== v23 ==
## SP
module SP(
	clk,
	rst_n,
	in_valid,
	in_data,
	in_mode,
	out_valid,
	out_data
);
==> flow/config.mk <==
export PLATFORM = sky130hd
export DESIGN_NAME = SP
export DESIGN_NICKNAME = SP
export VERILOG_FILES = /design/flow/design.v
export SDC_FILE = /design/flow/constraint.sdc
export NUM_CORES = 4
export LEC_CHECK = 0
export ABC_AREA = 1
export CAP_MARGIN = 20
export CORE_MARGIN = 2
export CORE_UTILIZATION = 72
export SETUP_SLACK_MARGIN = 0.38
export SLEW_MARGIN = 20
==> flow/constraint.sdc <==
create_clock -name core_clock -period 3.08 [get_ports {clk}]
set_input_delay 0.6160 -clock core_clock [delete_from_list [all_inputs] [get_ports {clk}]]
set_output_delay 0.6160 -clock core_clock [all_outputs]
set_load 0.01 [all_outputs]
run.sh (not shown) runs the stock make flow with config.mk's settings and CLKGATE_MAP_FILE=.
As the logs show, v23 stopped at global routing after a tool error, so it never reached the end of the flow.
Relative to v23, the following input files were edited for v15:
diff --git a/flow/config.mk b/flow/config.mk
--- a/flow/config.mk
+++ b/flow/config.mk
@@ -7,7 +7,5 @@
 export LEC_CHECK = 0
-export ABC_AREA = 1
 export CAP_MARGIN = 20
 export CORE_MARGIN = 2
-export CORE_UTILIZATION = 72
-export SETUP_SLACK_MARGIN = 0.38
+export CORE_UTILIZATION = 40
 export SLEW_MARGIN = 20
==> flow/constraint.sdc <==
create_clock -name core_clock -period 9.0 [get_ports {clk}]
set_input_delay 1.8000 -clock core_clock [delete_from_list [all_inputs] [get_ports {clk}]]
set_output_delay 1.8000 -clock core_clock [all_outputs]
set_load 0.01 [all_outputs]
- v15 finished every stage and its layout cleared the timing, DRC and antenna checks.
- v15 has die span in x above what v23 had.
- Die: v15 bigger than v23
- Going from v23 to v15, fraction of synthesized cell area in xor and xnor cells grows by 1.4 points.
[inputs] v19 vs v15
diff --git a/flow/config.mk b/flow/config.mk
--- a/flow/config.mk
+++ b/flow/config.mk
@@ -9,3 +9,4 @@
 export CORE_MARGIN = 2
-export CORE_UTILIZATION = 40
+export CORE_UTILIZATION = 71
+export PLACE_DENSITY_LB_ADDON = 0.0
 export SLEW_MARGIN = 20
==> flow/constraint.sdc <==
create_clock -name core_clock -period 7.05 [get_ports {clk}]
set_input_delay 1.4100 -clock core_clock [delete_from_list [all_inputs] [get_ports {clk}]]
set_output_delay 1.4100 -clock core_clock [all_outputs]
set_load 0.01 [all_outputs]
Results
- No crash in v19: every stage finished, but the layout fails its final checks due to setup timing.
- v19 vs. v15: initial core utilization grew by 32 points, critical path depth grew by about 32%, minimum period implied by the final worst setup slack shrank by 0.91 ns.
- The lower final worst setup slack came out of v19.
- v15 -> v19: reported net switching power increased by more than a quarter
- Compared with v15, v19 shows a relative contribution of combinational cells to total power that is 8.8 points higher.
- v15 → v19: met2 routing resource usage after global routing higher, cell internal power dissipation higher.
- Going from v15 to v19, floorplan core area shrank by more than a quarter.
- Between v19 and v15, it is v19 whose power is higher, by 8.6 mW.
- Against v15, maximum number of pins on one net before global-route repair in v19 rose by a little under 10%.
Changes in v57 relative to v19:
diff --git a/flow/config.mk b/flow/config.mk
--- a/flow/config.mk
+++ b/flow/config.mk
@@ -10,3 +10,6 @@
 export CORE_UTILIZATION = 71
+export CTS_CLUSTER_SIZE = 70
 export PLACE_DENSITY_LB_ADDON = 0.0
+export SETUP_SLACK_MARGIN = 2.05
 export SLEW_MARGIN = 20
+export TNS_END_PERCENT = 5
--- outcome ---
v57 finished all stages; layout check result: FAIL, due to setup timing.
v19 ended up with mul_out_s0[0][3] as its critical path startpoint; v57 ended up with c[1][3].
Changes observed in v57 relative to v19: cell area went up by 1.0%, worst stage delay on the critical path went down by 0.05 ns, level count of the clock H-tree went up by 1.
Tightest slew margin relative to the limit on v57 is down relative to v19.
In the flow results for v57 and v19, the area of the multi-input gates is smaller on v19.

---

Setup of ember:
SP again, from the RTL that the note above started with.
Settings: LEC_CHECK=0, CAP_MARGIN=20, CORE_MARGIN=2, CORE_UTILIZATION=72, CTS_CLUSTER_SIZE=72, PLACE_DENSITY_LB_ADDON=0.0, SETUP_SLACK_MARGIN=2.19, SLEW_MARGIN=20; clock period 7.66 ns.
[flow] ember | stages: complete | final checks: fail | reason: setup timing
#### Input delta (indigo over ember)
- SETUP_SLACK_MARGIN removed (was 2.19)
- CTS_CLUSTER_SIZE removed (was 72)
- CORE_UTILIZATION changed from 72 to 56
- PLACE_DENSITY_LB_ADDON removed (was 0.0)
- the clock period (ns, I/O delays scaled along) changed from 7.66 to 4.82
==> results <==
indigo completed end to end; final checks failed (setup timing).
indigo against ember: chip area estimate from yosys synthesis flat; worst setup margin went down.
Run comparison: ember critical path launch point c[4][5]$_DFFE_PN0P_; indigo critical path launch point mul_out_s1[0][3]$_DFFE_PN0P_
ember → indigo: combinational gate count level; fmax now larger; final cell count up 1,710; switching power up about 70%.
In the reports for ember and indigo, the larger non-clock buffer count belongs to indigo.
Where placed wire-length estimate is concerned, ember is better than indigo.
What harbor does differently from indigo at the input level:
- swapping 56 for 72 in CORE_UTILIZATION
- putting ABC_AREA at 1 where nothing was set
- putting CTS_CLUSTER_DIAMETER at 357 where nothing was set
- swapping 4.82 for 3.08 in the clock period (ns, I/O delays scaled along)
[summary]
harbor got as far as 5_1_grt, where a tool error ended the run.
Starting utilization of the core area (harbor over indigo): increase, 16 points
harbor against indigo: total setup buffers inserted after CTS picked up an extra 43%; area fraction in and, or, nand and nor cells after synthesis picked up an extra 2.5 points.
Compared with indigo, harbor shows a post-placement worst setup slack that is 1.35 ns lower.
Diff harbor..indigo | number of synthesized flops with an enable pin | unchanged
Going from indigo to harbor, cts-stage hold buffer count increased by 1 relative to the old numbers; post-cts gate resize count higher; H-tree depth dropped 1.
For onyx, these inputs were changed with respect to harbor:
- CTS_CLUSTER_DIAMETER: 357 -> unset
- CORE_UTILIZATION: 72 -> 40
- ABC_AREA: 1 -> unset
- the clock period (ns, I/O delays scaled along): 3.08 -> 9.72
--- outcome ---
- onyx reached the end of the flow, and the finished layout is clean on the timing, DRC and antenna checks.
- Sort harbor and onyx by area share of xor/xnor cells in the synthesized design desc -> top: onyx
- Against harbor, onyx comes in 18% higher on total CTS buffers.
- Count of instances resized after the clock tree is built sits lower in onyx than in harbor.
--- input diff onyx..willow ---
- changing CORE_UTILIZATION from 40 to 72
- setting PLACE_DENSITY_LB_ADDON to 0.0 for the first time
- setting CTS_CLUSTER_SIZE to 77 for the first time
- changing the clock period (ns, I/O delays scaled along) from 9.72 to 7.24
[willow] flow finished | final checks: failed | reasons: setup timing. onyx finished all stages; the layout is clean. Against onyx, willow comes in 3.3 points lower on combinational share of cell area. Lower power spent charging and discharging nets goes to onyx over willow. [willow] area growth from synthesis to layout rose 9.7 points relative to onyx. The number of clock buffers inserted by TritonCTS in willow was lower than what onyx gave.

---

== build 43 ==
SP again, from the RTL that the note above started with.
==> flow/config.mk <==
export PLATFORM = sky130hd
export DESIGN_NAME = SP
export DESIGN_NICKNAME = SP
export VERILOG_FILES = /design/flow/design.v
export SDC_FILE = /design/flow/constraint.sdc
export NUM_CORES = 4
export LEC_CHECK = 0
export CAP_MARGIN = 20
export CORE_MARGIN = 2
export CORE_UTILIZATION = 66
export SLEW_MARGIN = 20
==> flow/constraint.sdc <==
create_clock -name core_clock -period 8.53 [get_ports {clk}]
set_input_delay 1.7060 -clock core_clock [delete_from_list [all_inputs] [get_ports {clk}]]
set_output_delay 1.7060 -clock core_clock [all_outputs]
set_load 0.01 [all_outputs]
Changes in build 28 relative to build 43:
- CORE_UTILIZATION: 66 -> 40
- SETUP_SLACK_MARGIN: unset -> 2.45
- the clock period (ns, I/O delays scaled along): 8.53 -> 8.62
## What came out
- Build 28 finished every stage and its layout cleared the timing, DRC and antenna checks.
- Build 43 | stages: all done | timing, DRC, antenna: all pass
- Lower final worst slack among build 43 and build 28: build 43
- Against build 43, build 28 comes in 0.0080 ns higher on worst hold margin.
- Comparing the two runs side by side, build 28 comes out behind build 43 on final design instance area without fill.
- Build 28: core utilization is 24 points lower than what build 43 reported.
- Comparing build 28 with build 43, the register clock-pin slew on the reported worst setup and hold paths came out essentially unchanged.
- Via count deteriorates in build 28 relative to build 43.
> inputs changed (build 28 -> build 97)
- PLACE_DENSITY now 0.77, previously not set
- SETUP_SLACK_MARGIN now 1.45, was 2.45
- the clock period (ns, I/O delays scaled along) now 5.03, was 8.62
## What came out
Summary of build 28 and build 97: one run falls short of a clean finish, namely build 97. Comparing build 97 and build 28, time the worst path needs with I/O delays and setup is lower on build 97. The higher maximum frequency came out of build 97. NOTE: routed wire length in build 97 exceeds that of build 28. From build 28 to build 97 the numbers moved as follows: clock-buffer cell count -9; maximum ir drop on the vdd rail rose by about 110%. Higher combinational cell fraction of total power goes to build 97 over build 28. Compared with build 28, build 97 instantiates a larger number of cells. Comparing build 97 and build 28, the lower utilization was measured on build 28.

---

Starting RTL as in the previous note.
==> flow/config.mk <==
export PLATFORM = sky130hd
export DESIGN_NAME = SP
export DESIGN_NICKNAME = SP
export VERILOG_FILES = /design/flow/design.v
export SDC_FILE = /design/flow/constraint.sdc
export NUM_CORES = 4
export LEC_CHECK = 0
export CAP_MARGIN = 20
export CORE_MARGIN = 2
export CORE_UTILIZATION = 70
export MAX_ROUTING_LAYER = met4
export SLEW_MARGIN = 20
==> flow/constraint.sdc <==
create_clock -name core_clock -period 8.32 [get_ports {clk}]
set_input_delay 1.6640 -clock core_clock [delete_from_list [all_inputs] [get_ports {clk}]]
set_output_delay 1.6640 -clock core_clock [all_outputs]
set_load 0.01 [all_outputs]
Rerun with:
CORE_UTILIZATION = 72   (was 70)
MAX_ROUTING_LAYER = unset   (was met4)
PLACE_DENSITY = 0.35   (was unset)
SETUP_SLACK_MARGIN = 2.13   (was unset)
clock period = 7.66 ns   (was 8.32 ns; I/O delays follow)
Result: Worst setup slack got worse by 0.058 ns. Global-route usage grows by 3.2 points. Design area climbs by 6.5%. Clock-buffer cell count stays the same. Final cell count grows by about 2.5%. Synthesized cell count stays the same. Via count rose by about 8%. Critical path depth goes up by 4. Routed wire length goes up by about 12%. Total power climbs by 27%.
Rerun with:
CORE_UTILIZATION = 40   (was 72)
PLACE_DENSITY = unset   (was 0.35)
SETUP_SLACK_MARGIN = unset   (was 2.13)
clock period = 8.62 ns   (was 7.66 ns; I/O delays follow)
Outcome: Clock-buffer cell count grows by 11. Core utilization goes down by 39 points. Setup slack improved by 0.22 ns. Sequential power shrinks by 9.0%. Cell count went up by 7.2%. Clock skew shrinks by 0.0071 ns. Routed wire length drops by 3.5%. Die size rose by 79%. Sequential share of layout area rises by 0.65 points. First-iteration DRC count falls by 39%.
Rerun with:
CORE_UTILIZATION = 70   (was 40)
MAX_ROUTING_LAYER = met4   (was unset)
SETUP_SLACK_MARGIN = 1.8   (was unset)
clock period = 6.48 ns   (was 8.62 ns; I/O delays follow)
The changed run died in global routing with ODB-0269; area after synthesis is unchanged; die area shrinks by well over a third; synthesized cell count is unchanged.

---

SP again, from the RTL that the note above started with.
clock: 7.31 ns
lec_check: 0
cap_margin: 20
core_margin: 6
core_utilization: 40
cts_cluster_diameter: 37
cts_cluster_size: 100
gpl_timing_driven: 0
place_density: 0.77
setup_slack_margin: 1.63
slew_margin: 20
The baseline finished but fails on setup timing.
==> next run, changes <==
Settings changed: CAP_MARGIN 20 to 35, CELL_PAD_IN_SITES_DETAIL_PLACEMENT set to 1, CTS_CLUSTER_DIAMETER 37 to 275, GPL_ROUTABILITY_DRIVEN set to 0, SETUP_SLACK_MARGIN 1.63 to -0.53.
What happened:
- The new run ended with an error in global routing (5_1_grt) on GRT-0116
- area after synthesis stays the same
- die area stays the same
- synthesized cell count does not change
==> next run, changes <==
Settings changed: ABC_AREA set to 1, CAP_MARGIN 35 to 25, HOLD_SLACK_MARGIN set to 0.18, MAX_ROUTING_LAYER set to met4, MIN_ROUTING_LAYER set to met2, TNS_END_PERCENT set to 15.
Result: The changed run died in global routing (5_1_grt); synthesized area went up by 2.1%; die size went up by 2.1%; synthesized cell count went up by 20%.

---

Setup of north:
SP again, from the RTL that the note above started with.
Settings: LEC_CHECK=0, CAP_MARGIN=20, CELL_PAD_IN_SITES_DETAIL_PLACEMENT=0, CORE_ASPECT_RATIO=0.67, CORE_MARGIN=2, CORE_UTILIZATION=70, CTS_CLUSTER_SIZE=28, HOLD_SLACK_MARGIN=0.22, PLACE_DENSITY_LB_ADDON=0.04, SETUP_SLACK_MARGIN=2.11, SLEW_MARGIN=20, TNS_END_PERCENT=60; clock period 7.95 ns.
north ended with every stage complete and zero timing, DRC or antenna violations.
For south, these inputs were changed with respect to north:
# north
export LEC_CHECK = 0
export CAP_MARGIN = 20
export CELL_PAD_IN_SITES_DETAIL_PLACEMENT = 0
export CORE_ASPECT_RATIO = 0.67
export CORE_MARGIN = 2
export CORE_UTILIZATION = 70
export CTS_CLUSTER_SIZE = 28
export HOLD_SLACK_MARGIN = 0.22
export PLACE_DENSITY_LB_ADDON = 0.04
export SETUP_SLACK_MARGIN = 2.11
export SLEW_MARGIN = 20
export TNS_END_PERCENT = 60
create_clock -name core_clock -period 7.95 [get_ports {clk}]
# south
export LEC_CHECK = 0
export ABC_AREA = 1
export CAP_MARGIN = 20
export CELL_PAD_IN_SITES_DETAIL_PLACEMENT = 0
export CORE_ASPECT_RATIO = 0.67
export CORE_MARGIN = 2
export CORE_UTILIZATION = 64
export CTS_CLUSTER_SIZE = 100
export HOLD_SLACK_MARGIN = 0.22
export PLACE_DENSITY_LB_ADDON = 0.04
export SETUP_SLACK_MARGIN = -0.56
export SLEW_MARGIN = 20
export TNS_END_PERCENT = 60
create_clock -name core_clock -period 8.14 [get_ports {clk}]
### Flow results
The flow completed for south, but it is not clean: the layout still shows negative setup slack. Looking at the reports, north completed the entire flow and the layout it produced met the timing, DRC and antenna checks. Relative to north, synthesized instance count has increased by 1,780 in south. Area fraction in full adders, half adders and majority gates sits lower in south than in north. Delta(met2 demand-to-capacity share in global routing, south - north) < 0. Summary of south over north: relative area change from synthesis to final layout fell by 9.3 points, detailed placer's ending HPWL rose by 5900 um, leakage power of the design rose by about 6%. Summary: core area, south worse than north. Setup slack in south is smaller than in north. south ends up with a vertical die dimension that is 16 um higher than in north. Master of the slowest instance on the critical path = fa_1: north; master of the slowest instance on the critical path = dfrtp_1: south. The final area in south is 0.939 times that in north.
--- input diff south..east ---
# south
export LEC_CHECK = 0
export ABC_AREA = 1
export CAP_MARGIN = 20
export CELL_PAD_IN_SITES_DETAIL_PLACEMENT = 0
export CORE_ASPECT_RATIO = 0.67
export CORE_MARGIN = 2
export CORE_UTILIZATION = 64
export CTS_CLUSTER_SIZE = 100
export HOLD_SLACK_MARGIN = 0.22
export PLACE_DENSITY_LB_ADDON = 0.04
export SETUP_SLACK_MARGIN = -0.56
export SLEW_MARGIN = 20
export TNS_END_PERCENT = 60
create_clock -name core_clock -period 8.14 [get_ports {clk}]
# east
export LEC_CHECK = 0
export ABC_AREA = 1
export CAP_MARGIN = 20
export CELL_PAD_IN_SITES_DETAIL_PLACEMENT = 0
export CELL_PAD_IN_SITES_GLOBAL_PLACEMENT = 3
export CORE_ASPECT_RATIO = 0.67
export CORE_MARGIN = 2
export CORE_UTILIZATION = 62
export CTS_CLUSTER_SIZE = 28
export GPL_ROUTABILITY_DRIVEN = 0
export HOLD_SLACK_MARGIN = 0.22
export PLACE_DENSITY_LB_ADDON = 0.04
export SLEW_MARGIN = 5
export TNS_END_PERCENT = 60
create_clock -name core_clock -period 11.9 [get_ports {clk}]
### Flow results
east | ERROR | global placement without I/O
On post-synth tally of flip-flops with integrated enable, east tracks south almost exactly.
east -> south: number of standard cells reported by yosys delta 0, exact match
[compare] base=south new=east: chip area line of the yosys report barely changed, floorplan die width climbed about 1.6%.
east ended with more die size than south.
## Diff of input files: west against east
# east
export LEC_CHECK = 0
export ABC_AREA = 1
export CAP_MARGIN = 20
export CELL_PAD_IN_SITES_DETAIL_PLACEMENT = 0
export CELL_PAD_IN_SITES_GLOBAL_PLACEMENT = 3
export CORE_ASPECT_RATIO = 0.67
export CORE_MARGIN = 2
export CORE_UTILIZATION = 62
export CTS_CLUSTER_SIZE = 28
export GPL_ROUTABILITY_DRIVEN = 0
export HOLD_SLACK_MARGIN = 0.22
export PLACE_DENSITY_LB_ADDON = 0.04
export SLEW_MARGIN = 5
export TNS_END_PERCENT = 60
create_clock -name core_clock -period 11.9 [get_ports {clk}]
# west
export LEC_CHECK = 0
export CAP_MARGIN = 20
export CELL_PAD_IN_SITES_DETAIL_PLACEMENT = 0
export CORE_ASPECT_RATIO = 0.86
export CORE_MARGIN = 2
export CORE_UTILIZATION = 72
export CTS_CLUSTER_SIZE = 28
export PLACE_DENSITY_LB_ADDON = 0.0
export SETUP_SLACK_MARGIN = 2.03
export SLEW_MARGIN = 20
export TNS_END_PERCENT = 60
create_clock -name core_clock -period 7.12 [get_ports {clk}]
--- outcome ---
[west] flow finished | final checks: failed | reasons: negative setup slack. Die area shrinks by more than 10% when moving from east to west. west: share of synthesized cell area in and, or, nand and nor gates 2.5 points below east. | number of nets produced by synthesis | west vs east | 1,780 lower |.
Power figures rest on the tool's default switching activity, not on a simulated workload.
